==> willow <==
## FPU_top_level
module FPU_top_level
(
 input 	       clk,
 input 	       nrst,
 input  [31:0] floating_point1,
 input  [31:0] floating_point2,
 input  [2:0]  frm,
 input  [6:0]  funct7,
 output [31:0] floating_point_out,
 output [4:0]  flags
 );
   reg [2:0]   frm2;
   reg [2:0]   frm3;
   reg [6:0]   funct7_2;
   reg [6:0]   funct7_3;
   localparam ADD = 7'b0100000;
   localparam MUL = 7'b0000010;
   reg 	       sign_shifted;
   reg [25:0]  frac_shifted;
   reg 	       sign_not_shifted;
   reg [25:0]  frac_not_shifted;
   reg [7:0]   exp_max;
   reg         mul_sign1;
   reg         mul_sign2;
   reg [7:0]   mul_exp1;
   reg [7:0]   mul_exp2;
   reg [25:0]  product;
   reg         mul_carry_out;
   reg [61:0]  step1_to_step2;
   reg [61:0]  nxt_step1_to_step2;
   reg        add_sign_out;
   reg [25:0] add_sum;
   reg 	      add_carry_out;
   reg [7:0]  add_exp_max;
   reg        mul_sign_out;
   reg [7:0]  sum_exp;
   reg        mul_ovf;
   reg        mul_unf;
   reg        inv;
   reg        inv2;
   reg        inv3;
  ...
Settings: LEC_CHECK=0, CAP_MARGIN=20, CORE_MARGIN=2, CORE_UTILIZATION=67, CTS_CLUSTER_SIZE=76, HOLD_SLACK_MARGIN=-0.08, SETUP_SLACK_MARGIN=-0.53, SLEW_MARGIN=20, TNS_END_PERCENT=5; clock period 9.47 ns.
run.sh (not shown) runs the stock make flow with config.mk's settings and CLKGATE_MAP_FILE=.
==> pepper: changes against willow <==
--- a/flow/config.mk
+++ b/flow/config.mk
@@ -9,7 +9,4 @@
 export CORE_MARGIN = 2
-export CORE_UTILIZATION = 67
-export CTS_CLUSTER_SIZE = 76
-export HOLD_SLACK_MARGIN = -0.08
-export SETUP_SLACK_MARGIN = -0.53
+export CORE_UTILIZATION = 60
+export CTS_CLUSTER_SIZE = 100
 export SLEW_MARGIN = 20
-export TNS_END_PERCENT = 5
==> flow/constraint.sdc (replaced) <==
create_clock -name core_clock -period 5.5 [get_ports {clk}]
set_input_delay 1.1000 -clock core_clock [delete_from_list [all_inputs] [get_ports {clk}]]
set_output_delay 1.1000 -clock core_clock [all_outputs]
set_load 0.01 [all_outputs]
==> comparison <==
Die area: willow is smaller than pepper (10%). willow produced a layout that fails on setup timing. pepper ended with an error in global routing. Area after synthesis is the same in pepper and willow. In synthesized cell count, willow and pepper do not differ.

---

==> inputs of run a <==
FPU_top_level again, from the RTL that the note above started with.
// FPU_top_level
module FPU_top_level
(
 input 	       clk,
 input 	       nrst,
 input  [31:0] floating_point1,
 input  [31:0] floating_point2,
 input  [2:0]  frm,
 input  [6:0]  funct7,
 output [31:0] floating_point_out,
 output [4:0]  flags
 );
export LEC_CHECK = 0
export CAP_MARGIN = 20
export CORE_MARGIN = 2
export CORE_UTILIZATION = 66
export CTS_CLUSTER_SIZE = 78
export HOLD_SLACK_MARGIN = 0.3
export SETUP_SLACK_MARGIN = -0.53
export SLEW_MARGIN = 20
export TNS_END_PERCENT = 5
create_clock -name core_clock -period 9.47 [get_ports {clk}]
==> run b: changes against run a <==
CORE_UTILIZATION = 40   (was 66)
CTS_CLUSTER_DIAMETER = 333   (was default)
CTS_CLUSTER_SIZE = 100   (was 78)
HOLD_SLACK_MARGIN = default   (was 0.3)
SETUP_SLACK_MARGIN = default   (was -0.53)
TNS_END_PERCENT = 10   (was 5)
==> flow/constraint.sdc (replaced) <==
create_clock -name core_clock -period 10.0 [get_ports {clk}]
set_input_delay 2.0000 -clock core_clock [delete_from_list [all_inputs] [get_ports {clk}]]
set_output_delay 2.0000 -clock core_clock [all_outputs]
set_load 0.01 [all_outputs]
==> run c: changes against run a <==
CELL_PAD_IN_SITES_GLOBAL_PLACEMENT = 2   (was default)
CORE_UTILIZATION = 71   (was 66)
CTS_CLUSTER_SIZE = default   (was 78)
GPL_TIMING_DRIVEN = 0   (was default)
HOLD_SLACK_MARGIN = default   (was 0.3)
SETUP_SLACK_MARGIN = default   (was -0.53)
TNS_END_PERCENT = default   (was 5)
==> flow/constraint.sdc (replaced) <==
create_clock -name core_clock -period 10.0 [get_ports {clk}]
set_input_delay 2.0000 -clock core_clock [delete_from_list [all_inputs] [get_ports {clk}]]
set_output_delay 2.0000 -clock core_clock [all_outputs]
set_load 0.01 [all_outputs]
==> out/highlights.md <==
- first-iteration detailed-routing DRC count: 3633
- final global-route overflow total: 0
- status: complete, no violations
(the above is from run b)
==> out/highlights.md <==
- setup slack of the critical path after layout: -0.130 ns
- Fail Reasons: setup timing
- status: failed layout checks
- worst clock skew: 0.0124 ns
- setup-violating endpoint count in the final report: 3
(the above is from run a)
==> out/highlights.md <==
- error that stopped the run: [ERROR GPL-0301] Utilization 129.729 % exceeds 100%.
- yosys cell count: 4220
- Stop stage: global placement without I/O (3_1_place_gp_skip_io)
- register bit count reported by yosys: 113
- most used standard cells in the synthesized netlist: inv_1 (637), nand2_1 (518), fa_1 (489), clkbuf_1 (286), and2_1 (256)
- status: stopped before the end
(the above is from run c)

---

==> inputs of trial 83 <==
FPU_top_level again, from the RTL that the note above started with.
clock: 7.32 ns
lec_check: 0
cap_margin: 10
core_margin: 2
core_utilization: 66
cts_cluster_diameter: 254
hold_slack_margin: -0.08
setup_slack_margin: -0.43
slew_margin: 20
tns_end_percent: 5
==> build 27 (differences from trial 83) <==
CAP_MARGIN = 20   (was 10)
CORE_UTILIZATION = 68   (was 66)
CTS_CLUSTER_DIAMETER = default   (was 254)
CTS_CLUSTER_SIZE = 39   (was default)
HOLD_SLACK_MARGIN = default   (was -0.08)
SETUP_SLACK_MARGIN = 1.53   (was -0.43)
TNS_END_PERCENT = default   (was 5)
==> flow/constraint.sdc (replaced) <==
create_clock -name core_clock -period 8.77 [get_ports {clk}]
set_input_delay 1.7540 -clock core_clock [delete_from_list [all_inputs] [get_ports {clk}]]
set_output_delay 1.7540 -clock core_clock [all_outputs]
set_load 0.01 [all_outputs]
==> comparison table <==
| item | trial 83 | build 27 |
|---|---|---|
| Top-Level Pins | 113 | 113 |
| Overall chip area | 0.0528 mm^2 | 0.0513 mm^2 |
| Num rows | 82 | 81 |
| Core ar. | 0.0503 mm^2 | 0.0490 mm^2 |
| Placement Setup Slack | -1.53 ns | -0.440 ns |
| Routability cong. | 1.02 | 1.06 |
| Area fraction in full adders, half adders and majority gates | 37.5% | 37.5% |
| Share of flip-flops with an asynchronous set or reset | 100% | 100% |
| Total of cells resized after clock tree synthesis | 131 | 458 |
| Area fraction in xor and xnor cells | 4.16% | 4.16% |
| Hpwl dp | 94500 um | 98800 um |
| Number of setup buffers added after CTS | 50 | 129 |
| Die X-Extent | 230 um | 227 um |
| Result of the run | failed layout checks | did not finish |
| Stage where the flow stopped | - | 5_1_grt |
| Reasons for failing layout checks | negative setup slack | - |
| Placed cell count | 5067 | 4986 |
| Yosys-reported design area after synthesis | 0.0337 mm^2 | 0.0337 mm^2 |
| Clock root buffer | clkbuf_16 | clkbuf_16 |
| Initial core utilization | 67.0% | 68.8% |
| Post-Place Cell Area | 0.0378 mm^2 | 0.0373 mm^2 |
| Number of nets in the synthesized netlist | 5013 | 5013 |
| Die span in y | 230 um | 227 um |

---

==> inputs of cedar <==
FPU_top_level again, from the RTL that the note above started with.
clock: 7.27 ns
lec_check: 0
cap_margin: 30
core_aspect_ratio: 1.15
core_margin: 2
core_utilization: 69
cts_cluster_diameter: 258
cts_cluster_size: 43
max_routing_layer: met4
place_density: 0.67
setup_slack_margin: -0.59
slew_margin: 20
tns_end_percent: 100
==> inputs of ember, as changes to cedar <==
- CAP_MARGIN: 30 -> 20
- CORE_ASPECT_RATIO: 1.15 -> 0.5
- CORE_UTILIZATION: 69 -> 40
- CTS_CLUSTER_DIAMETER: 258 -> not set
- CTS_CLUSTER_SIZE: 43 -> not set
- MAX_ROUTING_LAYER: met4 -> not set
- PLACE_DENSITY: 0.67 -> not set
- SETUP_SLACK_MARGIN: -0.59 -> -0.99
- TNS_END_PERCENT: 100 -> not set
==> flow/constraint.sdc (replaced) <==
create_clock -name core_clock -period 10.0 [get_ports {clk}]
set_input_delay 2.0000 -clock core_clock [delete_from_list [all_inputs] [get_ports {clk}]]
set_output_delay 2.0000 -clock core_clock [all_outputs]
set_load 0.01 [all_outputs]
==> results <==
Between ember and cedar, the lower final cell count is in cedar (gap about 5%, measured against cedar). ember produced a clean layout. cedar reached the layout checks and failed them: negative setup slack. Register-to-register slack: cedar is worse than ember (2300 ps). In cedar the non-clock buffer count is higher than in ember, by 241. In sequential cell count, cedar and ember do not differ. In cedar the critical path depth is higher than in ember, by 2.

---

==> v2 <==
Starting RTL as in the previous note.
clock: 7.83 ns
lec_check: 0
abc_area: 1
cap_margin: 20
core_margin: 2
core_utilization: 72
cts_cluster_diameter: 203
cts_cluster_size: 99
slew_margin: 20
==> inputs of v1, as changes to v2 <==
--- a/flow/config.mk
+++ b/flow/config.mk
@@ -6,9 +6,9 @@
 export NUM_CORES = 4
 export LEC_CHECK = 0
-export ABC_AREA = 1
 export CAP_MARGIN = 20
 export CORE_MARGIN = 2
-export CORE_UTILIZATION = 72
-export CTS_CLUSTER_DIAMETER = 203
-export CTS_CLUSTER_SIZE = 99
+export CORE_UTILIZATION = 70
+export CTS_CLUSTER_SIZE = 41
+export PLACE_DENSITY = 0.66
+export SETUP_SLACK_MARGIN = -0.55
 export SLEW_MARGIN = 20
==> flow/constraint.sdc (replaced) <==
create_clock -name core_clock -period 7.67 [get_ports {clk}]
set_input_delay 1.5340 -clock core_clock [delete_from_list [all_inputs] [get_ports {clk}]]
set_output_delay 1.5340 -clock core_clock [all_outputs]
set_load 0.01 [all_outputs]
==> inputs of v15, as changes to v2 <==
--- a/flow/config.mk
+++ b/flow/config.mk
@@ -6,9 +6,6 @@
 export NUM_CORES = 4
 export LEC_CHECK = 0
-export ABC_AREA = 1
 export CAP_MARGIN = 20
 export CORE_MARGIN = 2
-export CORE_UTILIZATION = 72
-export CTS_CLUSTER_DIAMETER = 203
-export CTS_CLUSTER_SIZE = 99
+export CORE_UTILIZATION = 40
 export SLEW_MARGIN = 20
==> flow/constraint.sdc (replaced) <==
create_clock -name core_clock -period 9.33 [get_ports {clk}]
set_input_delay 1.8660 -clock core_clock [delete_from_list [all_inputs] [get_ports {clk}]]
set_output_delay 1.8660 -clock core_clock [all_outputs]
set_load 0.01 [all_outputs]
==> inputs of v3, as changes to v2 <==
--- a/flow/config.mk
+++ b/flow/config.mk
@@ -6,9 +6,8 @@
 export NUM_CORES = 4
 export LEC_CHECK = 0
-export ABC_AREA = 1
 export CAP_MARGIN = 20
 export CORE_MARGIN = 2
 export CORE_UTILIZATION = 72
-export CTS_CLUSTER_DIAMETER = 203
-export CTS_CLUSTER_SIZE = 99
+export CTS_CLUSTER_DIAMETER = 331
+export CTS_CLUSTER_SIZE = 98
 export SLEW_MARGIN = 20
==> flow/constraint.sdc (replaced) <==
create_clock -name core_clock -period 10.0 [get_ports {clk}]
set_input_delay 2.0000 -clock core_clock [delete_from_list [all_inputs] [get_ports {clk}]]
set_output_delay 2.0000 -clock core_clock [all_outputs]
set_load 0.01 [all_outputs]
==> results.env <==
MET3_USAGE_PCT=3.43
GPL_WTD_CONG=0.978
INITIAL_CORE_UTIL_PCT=40.3
PRE_CTS_SLACK_NS=-0.147
DETAILED_PLACE.AREA_SQ_UM=37200
YOSYS-TOP-CELLS-AREA='sky130_fd_sc_hd__fa_1 (29%), sky130_fd_sc_hd__ha_1 (8.5%), sky130_fd_sc_hd__dfrtp_1 (8.4%)'
GLOBALROUTEMET1UTIL_PCT=37.2
DP.CELLS=5353
CTS-RESIZED-GATES=0
OUTCOME='timing/DRC/antenna clean'
STD_CELL_ROWS=106
FP_NETS=5013
(the above is from v15)
==> results.env <==
GPL_WTD_CONG=1.08
DP.CELLS=5042
INITIAL_CORE_UTIL_PCT=70.7
PRE_CTS_SLACK_NS=-1.30
MET3_USAGE_PCT=17.1
OUTCOME='finished with violations'
CTS-RESIZED-GATES=25
SO.VIOLATIONS='negative setup slack'
SETUP_VIOL_COUNT_FINAL=38
FINALWORSTSETUPSLACK_NS=-0.813
STD_CELL_ROWS=80
DETAILED_PLACE.AREA_SQ_UM=37800
(the above is from v1)
==> results.env <==
PRE_CTS_SLACK_NS=-0.682
GLOBALROUTEMET1UTIL_PCT=86.6
MET3_USAGE_PCT=79.9
YOSYS-TOP-CELLS-AREA='sky130_fd_sc_hd__fa_1 (27%), sky130_fd_sc_hd__nand2_1 (14%), sky130_fd_sc_hd__inv_1 (12%)'
OUTCOME='aborted with a tool error'
GPL_WTD_CONG=1.13
FAILED_STAGE='global routing (5_1_grt)'
RUN.STOP_ERROR='[ERROR GRT-0232] Routing congestion too high. Check the congestion heatmap in the GUI.'
(the above is from v2)
==> results.env <==
CTS-RESIZED-GATES=0
FP_NETS=5013
STD_CELL_ROWS=79
DETAILED_PLACE.AREA_SQ_UM=35900
DP.CELLS=4804
PRE_CTS_SLACK_NS=-0.139
OUTCOME='timing/DRC/antenna clean'
MET3_USAGE_PCT=18.3
INITIAL_CORE_UTIL_PCT=72.6
YOSYS-TOP-CELLS-AREA='sky130_fd_sc_hd__fa_1 (29%), sky130_fd_sc_hd__ha_1 (8.5%), sky130_fd_sc_hd__dfrtp_1 (8.4%)'
(the above is from v3)
